lane 1:
==> flow/design.v (excerpt) <==
module ALU_STAGE (
  input clock_in,
  input [31:0] a_in,
  input [31:0] b_in,
  input [3:0] uop_in,
  output [31:0] result_out
);
==> flow/config.mk <==
export PLATFORM = sky130hd
export DESIGN_NAME = ALU_STAGE
export DESIGN_NICKNAME = ALU_STAGE
export VERILOG_FILES = /design/flow/design.v
export SDC_FILE = /design/flow/constraint.sdc
export NUM_CORES = 4
export LEC_CHECK = 0
export CAP_MARGIN = 20
export CELL_PAD_IN_SITES_GLOBAL_PLACEMENT = 2
export CORE_MARGIN = 2
export CORE_UTILIZATION = 40
export CTS_CLUSTER_DIAMETER = 375
export CTS_CLUSTER_SIZE = 98
export PLACE_DENSITY = 0.39
export SETUP_SLACK_MARGIN = -0.29
export SLEW_MARGIN = 20
==> flow/constraint.sdc <==
create_clock -name core_clock -period 4.0 [get_ports {clock_in}]
set_input_delay 0.8000 -clock core_clock [delete_from_list [all_inputs] [get_ports {clock_in}]]
set_output_delay 0.8000 -clock core_clock [all_outputs]
set_load 0.01 [all_outputs]
run.sh (not shown) runs the stock make flow with config.mk's settings and CLKGATE_MAP_FILE=.
Modified inputs, lane 2 compared to lane 1
- a change of CORE_UTILIZATION from 40 to 68
- a deleted CELL_PAD_IN_SITES_GLOBAL_PLACEMENT that had been 2
- a deleted CTS_CLUSTER_SIZE that had been 98
- a deleted CTS_CLUSTER_DIAMETER that had been 375
- a deleted SETUP_SLACK_MARGIN that had been -0.29
- a deleted PLACE_DENSITY that had been 0.39
- a change of the clock period (ns, I/O delays scaled along) from 4.0 to 3.7
[summary]
Lane 2: no failed stages, no open violations at the end. Lane 2 vs lane 1 — part of the total power dissipated in the clock network rose 0.5 points. Of lane 2 and lane 1, the higher minimum clock period belongs to lane 1. Going from lane 1 to lane 2, sequential-cell power consumption climbed about 8%, worst setup slack dropped 0.12 ns, flip-flop and latch area barely changed, post-layout total power climbed 0.29 mW, final area dropped about 1.1%. The number of iterations in the first detailed-routing pass in lane 2 was higher than what lane 1 gave. Switching component of the power: lane 2 and lane 1 compared, lower one is lane 1. Delta (lane 2 minus lane 1): overall die area lower, number of cells traversed by the worst register-to-register path lower.
Input-level comparison between lane 3 and lane 2:
- PLACE_DENSITY_LB_ADDON newly set to 0.0
- ABC_AREA newly set to 1
- CTS_CLUSTER_SIZE newly set to 100
- CTS_CLUSTER_DIAMETER newly set to 374
- CORE_UTILIZATION changed from 68 to 72
- the clock period (ns, I/O delays scaled along) changed from 3.7 to 2.68
--- outcome ---
Of the two values seen for termination of the worst setup path, result_q[27] was produced by lane 3 and result_q[26] by lane 2.
Total power, lane 3 and lane 2, lower one = lane 2.
Lane 3 finished all stages; layout check result: FAIL, due to setup timing.
Compared with lane 2, in lane 3 worst setup slack fell 0.13 ns, portion of total power attributed to sequential cells fell 2.5 points.
## Diff of input files: lane 4 against lane 3
- a deleted CTS_CLUSTER_SIZE that had been 100
- a change of CORE_UTILIZATION from 72 to 9
- a deleted CTS_CLUSTER_DIAMETER that had been 374
- a deleted ABC_AREA that had been 1
- a deleted PLACE_DENSITY_LB_ADDON that had been 0.0
- a change of the clock period (ns, I/O delays scaled along) from 2.68 to 4.67
--- outcome ---
- Re met1 layer wirelength in the final routing: lane 3 was lower than lane 4.
- Every stage of the flow completed for lane 4, and the final layout passed the timing, DRC and antenna checks.
- From lane 3 to lane 4 the numbers moved as follows: share of cell area taken by multi-input logic gates shows a reduction of 5.4 points; endpoint arrival time on the critical path shows an increase of 1.24 ns; wire length of the first global-routing pass shows a reduction of 4900 µm; final total negative setup slack shows an increase of 0.0040 ns.
Setup changes, lane 4 to lane 5
- a change of CORE_UTILIZATION from 9 to 40
- a change of the clock period (ns, I/O delays scaled along) from 4.67 to 3.7
==> comparison <==
Looking only at die outline width, and setting everything else aside, the lower value of lane 4 and lane 5 goes to lane 5. Lane 4 vs lane 5, top layer used by detailed routing: met5 vs met4. Non-clock buffer share of cell area in lane 5 is 3.1 points higher than in lane 4. Per the comparison of lane 5 with lane 4, worst-skew pair later-pin latency has decreased; power has increased; non-clock buffer count has increased; met3 wire length has decreased. Lane 4 ended up with sky130_fd_sc_hd__a31oi_1 as its critical path's slowest cell; lane 5 ended up with sky130_fd_sc_hd__fa_1.

* * *

The RTL this note starts from:
==> flow/design.v <==
module ALU_STAGE (
  input clock_in,
  input [31:0] a_in,
  input [31:0] b_in,
  input [3:0] uop_in,
  output [31:0] result_out
);
reg [31:0] a_q;
reg [31:0] b_q;
reg [3:0] uop_q;
reg [31:0] result_q;
wire [31:0] alu_result;
ALU #(.DATA_WIDTH(32)) alu0 (
  .a_data_in(a_q),
  .b_data_in(b_q),
  .uop_in(uop_q),
  .result_out(alu_result)
);
always @(posedge clock_in) begin
  a_q <= a_in;
  b_q <= b_in;
  uop_q <= uop_in;
  result_q <= alu_result;
end
assign result_out = result_q;
endmodule

module ALU
  #(parameter DATA_WIDTH = 32)(
    input [DATA_WIDTH-1:0]  a_data_in,  
    input [DATA_WIDTH-1:0]  b_data_in,  
    input [3:0]             uop_in,
    output reg [DATA_WIDTH-1:0] result_out
);
always@(*) begin
  case(uop_in)
    4'b0000: result_out = a_data_in + b_data_in;
    4'b0001: result_out = a_data_in - b_data_in;
    4'b0010: result_out = a_data_in|b_data_in;
    4'b0011: result_out = a_data_in&b_data_in;
    4'b0100: result_out = a_data_in^b_data_in;
    4'b1000: result_out = a_data_in;
    4'b1001: result_out = b_data_in;
    4'b1010: result_out = ($signed(a_data_in)<$signed(b_data_in))?32'd1:32'd0;
    4'b1011: result_out = (a_data_in<b_data_in)?32'd1:32'd0;
    4'b1101: result_out = $signed(a_data_in) >>> b_data_in[4:0];
    4'b1110: result_out = a_data_in >> b_data_in[4:0];
    4'b1111: result_out = a_data_in << b_data_in[4:0];
    default: result_out = 32'h00000000;
  endcase
end
endmodule
clock: 1.46 ns
lec_check: 0
abc_area: 1
cap_margin: 20
core_aspect_ratio: 0.5
core_margin: 2
core_utilization: 72
cts_cluster_diameter: 353
cts_cluster_size: 100
place_density: 0.38
setup_slack_margin: 0.22
slew_margin: 20
tns_end_percent: 5
The first run stopped in detailed placement (3_5_place_dp).
Next try:
Settings changed: ABC_AREA 1 to unset, CORE_ASPECT_RATIO 0.5 to unset, CORE_UTILIZATION 72 to 69, CTS_CLUSTER_DIAMETER 353 to 27, CTS_CLUSTER_SIZE 100 to 37, HOLD_SLACK_MARGIN set to 0.29, PLACE_DENSITY 0.38 to unset, SETUP_SLACK_MARGIN 0.22 to unset, TNS_END_PERCENT 5 to unset.
Clock period 1.46 ns to 3.12 ns, I/O delays scaled along.
Effect: The changed run produced a layout that fails on setup timing; die size came out lower by roughly a tenth; area after synthesis shrinks by about a fifth; synthesized cell count is lower by well over a third.

* * *

== build 69 ==
RTL: the design.v shown in full above, as it stands there.
clock: 1.46 ns
lec_check: 0
abc_area: 1
cap_margin: 20
core_aspect_ratio: 0.5
core_margin: 2
core_utilization: 72
cts_cluster_diameter: 353
cts_cluster_size: 100
place_density: 0.89
setup_slack_margin: 0.22
slew_margin: 20
tns_end_percent: 5
As the logs show, build 69 stopped at detailed placement after a tool error, so it never reached the end of the flow.
What build 74 does differently from build 69 at the input level:
# build 69
export LEC_CHECK = 0
export ABC_AREA = 1
export CAP_MARGIN = 20
export CORE_ASPECT_RATIO = 0.5
export CORE_MARGIN = 2
export CORE_UTILIZATION = 72
export CTS_CLUSTER_DIAMETER = 353
export CTS_CLUSTER_SIZE = 100
export PLACE_DENSITY = 0.89
export SETUP_SLACK_MARGIN = 0.22
export SLEW_MARGIN = 20
export TNS_END_PERCENT = 5
create_clock -name core_clock -period 1.46 [get_ports {clock_in}]
# build 74
export LEC_CHECK = 0
export CAP_MARGIN = 20
export CORE_MARGIN = 2
export CORE_UTILIZATION = 67
export CTS_CLUSTER_DIAMETER = 28
export SETUP_SLACK_MARGIN = 0.17
export SLEW_MARGIN = 20
create_clock -name core_clock -period 3.16 [get_ports {clock_in}]
Results
- Area after synthesis (build 74 / build 69): 0.855
- Taking build 69 as the reference, in build 74 count of pins on the block boundary comparable; share of synthesized area spent on multiplexers now larger.
- Build 74: all stages done; final checks FAILED (negative setup slack).
The following lists how build 63 was set up differently from build 74:
# build 74
export LEC_CHECK = 0
export CAP_MARGIN = 20
export CORE_MARGIN = 2
export CORE_UTILIZATION = 67
export CTS_CLUSTER_DIAMETER = 28
export SETUP_SLACK_MARGIN = 0.17
export SLEW_MARGIN = 20
create_clock -name core_clock -period 3.16 [get_ports {clock_in}]
# build 63
export LEC_CHECK = 0
export CAP_MARGIN = 20
export CORE_MARGIN = 2
export CORE_UTILIZATION = 65
export CTS_CLUSTER_DIAMETER = 28
export CTS_CLUSTER_SIZE = 72
export SLEW_MARGIN = 20
create_clock -name core_clock -period 3.1 [get_ports {clock_in}]
==> comparison <==
Of the two candidates, build 74 has the worse timing-limited maximum frequency and build 63 the better one.
The run showing the smaller internal power contribution is build 74.
As for a clean layout from build 74 and build 63, there is none.
Build 74 finished all stages; layout check result: FAIL, due to negative setup slack.
To summarise build 63: no stage aborted, but the layout did not pass its checks, failing on negative setup slack.
When build 63 is set beside build 74, its reg2reg setup slack turns out to be 0.07 ns larger.
Input changes introduced in build 2 (baseline for comparison: build 63):
# build 63
export LEC_CHECK = 0
export CAP_MARGIN = 20
export CORE_MARGIN = 2
export CORE_UTILIZATION = 65
export CTS_CLUSTER_DIAMETER = 28
export CTS_CLUSTER_SIZE = 72
export SLEW_MARGIN = 20
create_clock -name core_clock -period 3.1 [get_ports {clock_in}]
# build 2
export LEC_CHECK = 0
export CAP_MARGIN = 20
export CORE_MARGIN = 2
export CORE_UTILIZATION = 71
export CTS_CLUSTER_DIAMETER = 28
export CTS_CLUSTER_SIZE = 87
export HOLD_SLACK_MARGIN = -0.08
export SETUP_SLACK_MARGIN = 0.17
export SLEW_MARGIN = 20
export TNS_END_PERCENT = 5
create_clock -name core_clock -period 3.16 [get_ports {clock_in}]
--- outcome ---
The higher critical path depth came out of build 63.
Against build 63, the final cell area of build 2 is lower.
Build 2 improves on build 63 in leakage power summed over all cells.
Build 2 completed end to end; final checks failed (negative setup slack).
Power in the clock group of build 63 is on par with build 2.
[build 2 vs build 63] multi-input logic portion of the cell area: higher in build 2
For the sequential share of layout area, build 2 came in 0.69 points higher than build 63 did.
For build 2, the worst setup path endpoint was result_q[29], unlike build 63, where it was result_q[14].
Build 2 and build 63 ended up with roughly the same final routed wirelength across all metal layers.
From build 63 to build 2 the numbers moved as follows: overall power of the completed layout has decreased; maximum frequency has decreased; critical-path maximum fanout has increased; clock insertion delay at the later pin of the skew report has remained practically unchanged.

* * *

Setup of run A:
RTL: the design.v shown in full above, as it stands there.
==> flow/config.mk <==
export PLATFORM = sky130hd
export DESIGN_NAME = ALU_STAGE
export DESIGN_NICKNAME = ALU_STAGE
export VERILOG_FILES = /design/flow/design.v
export SDC_FILE = /design/flow/constraint.sdc
export NUM_CORES = 4
export LEC_CHECK = 0
export ABC_AREA = 1
export CAP_MARGIN = 20
export CORE_ASPECT_RATIO = 0.5
export CORE_MARGIN = 2
export CORE_UTILIZATION = 72
export CTS_CLUSTER_DIAMETER = 353
export CTS_CLUSTER_SIZE = 100
export PLACE_DENSITY = 0.38
export SLEW_MARGIN = 20
==> flow/constraint.sdc <==
create_clock -name core_clock -period 1.46 [get_ports {clock_in}]
set_input_delay 0.2920 -clock core_clock [delete_from_list [all_inputs] [get_ports {clock_in}]]
set_output_delay 0.2920 -clock core_clock [all_outputs]
set_load 0.01 [all_outputs]
Run A: it failed with a tool error in 3_5_place_dp, so there are no final results.
What run B does differently from run A at the input level:
- PLACE_DENSITY removed (was 0.38)
- CORE_ASPECT_RATIO removed (was 0.5)
- Diff run A -> run B: final weighted congestion of routability-driven global placement moved down; cell count in the Yosys report level; number of nets at floorplan level; adder-cell area share of the yosys netlist level; area share of xor/xnor cells in the synthesized design level.
- Looking at area enclosed by the die boundary, run B sits 0.34% lower than run A does.
- Compared run A against run B; number of buffers inserted by port buffering within noise.
- Between run B and run A, the difference in area fraction in and, or, nand and nor cells is negligible.
- Fraction of the core area occupied by cells at floorplan: run A vs run B, no meaningful difference
- Run B terminated abnormally: 3_5_place_dp reported DPL-0033.
## Diff of input files: run C against run B
- CTS_CLUSTER_DIAMETER changed from 353 to 374
- PLACE_DENSITY_LB_ADDON newly set to 0.0
- CORE_ASPECT_RATIO newly set to 0.7
- CAP_MARGIN changed from 20 to 40
- the clock period (ns, I/O delays scaled along) changed from 1.46 to 2.68
### Flow results
Run C finished every stage; the final checks, however, were not passed, the failures being setup timing.
Re proportion of register bits with asynchronous set or reset after synthesis: no difference whatsoever between run C and run B.
Run C vs run B: standard cell core area down
Relative to run B, starting density of the core has increased by 0.30 points in run C.
Final RePlAce weighted congestion: run C < run B
Comparing run B against run C, there is no change at all in number of cells in the yosys synthesis report.
Reported for run B and run C, complex-gate fraction of the synthesized area turned out identical to the last digit.
~same chip footprint in run B and run C
Input-level comparison between run D and run C:
- CORE_ASPECT_RATIO no longer set, was 0.7
- CTS_CLUSTER_SIZE no longer set, was 100
- SETUP_SLACK_MARGIN now -0.01, previously not set
- MIN_ROUTING_LAYER now met1, previously not set
- TNS_END_PERCENT now 45, previously not set
- ABC_AREA now 0, was 1
- CTS_CLUSTER_DIAMETER no longer set, was 374
- CAP_MARGIN now 35, was 40
- PLACE_DENSITY_LB_ADDON no longer set, was 0.0
- the clock period (ns, I/O delays scaled along) now 1.37, was 2.68
[summary]
Of run C and run D, only run D never reached the final stage.
[flow] run C | stages: complete | final checks: fail | reason: setup timing
3_5_place_dp: run D exited with error
Net count entering floorplan, run D and run C: larger value in run C
Side by side, adder-cell share of the synthesized area turned out higher in run D than in run C.
Compared with run C, run D shows a synthesis area per yosys that is 15% lower.
Total cells reported by yosys after synthesis of run D falls short of that of run C by more than a quarter.
Delta (run D minus run C): simple-gate share of the synthesized area dropped 32 points, post-synthesis cell count dropped 926, width of the chip dropped 36 um.
No activity file was given, so power comes from the tool's default toggle rates.
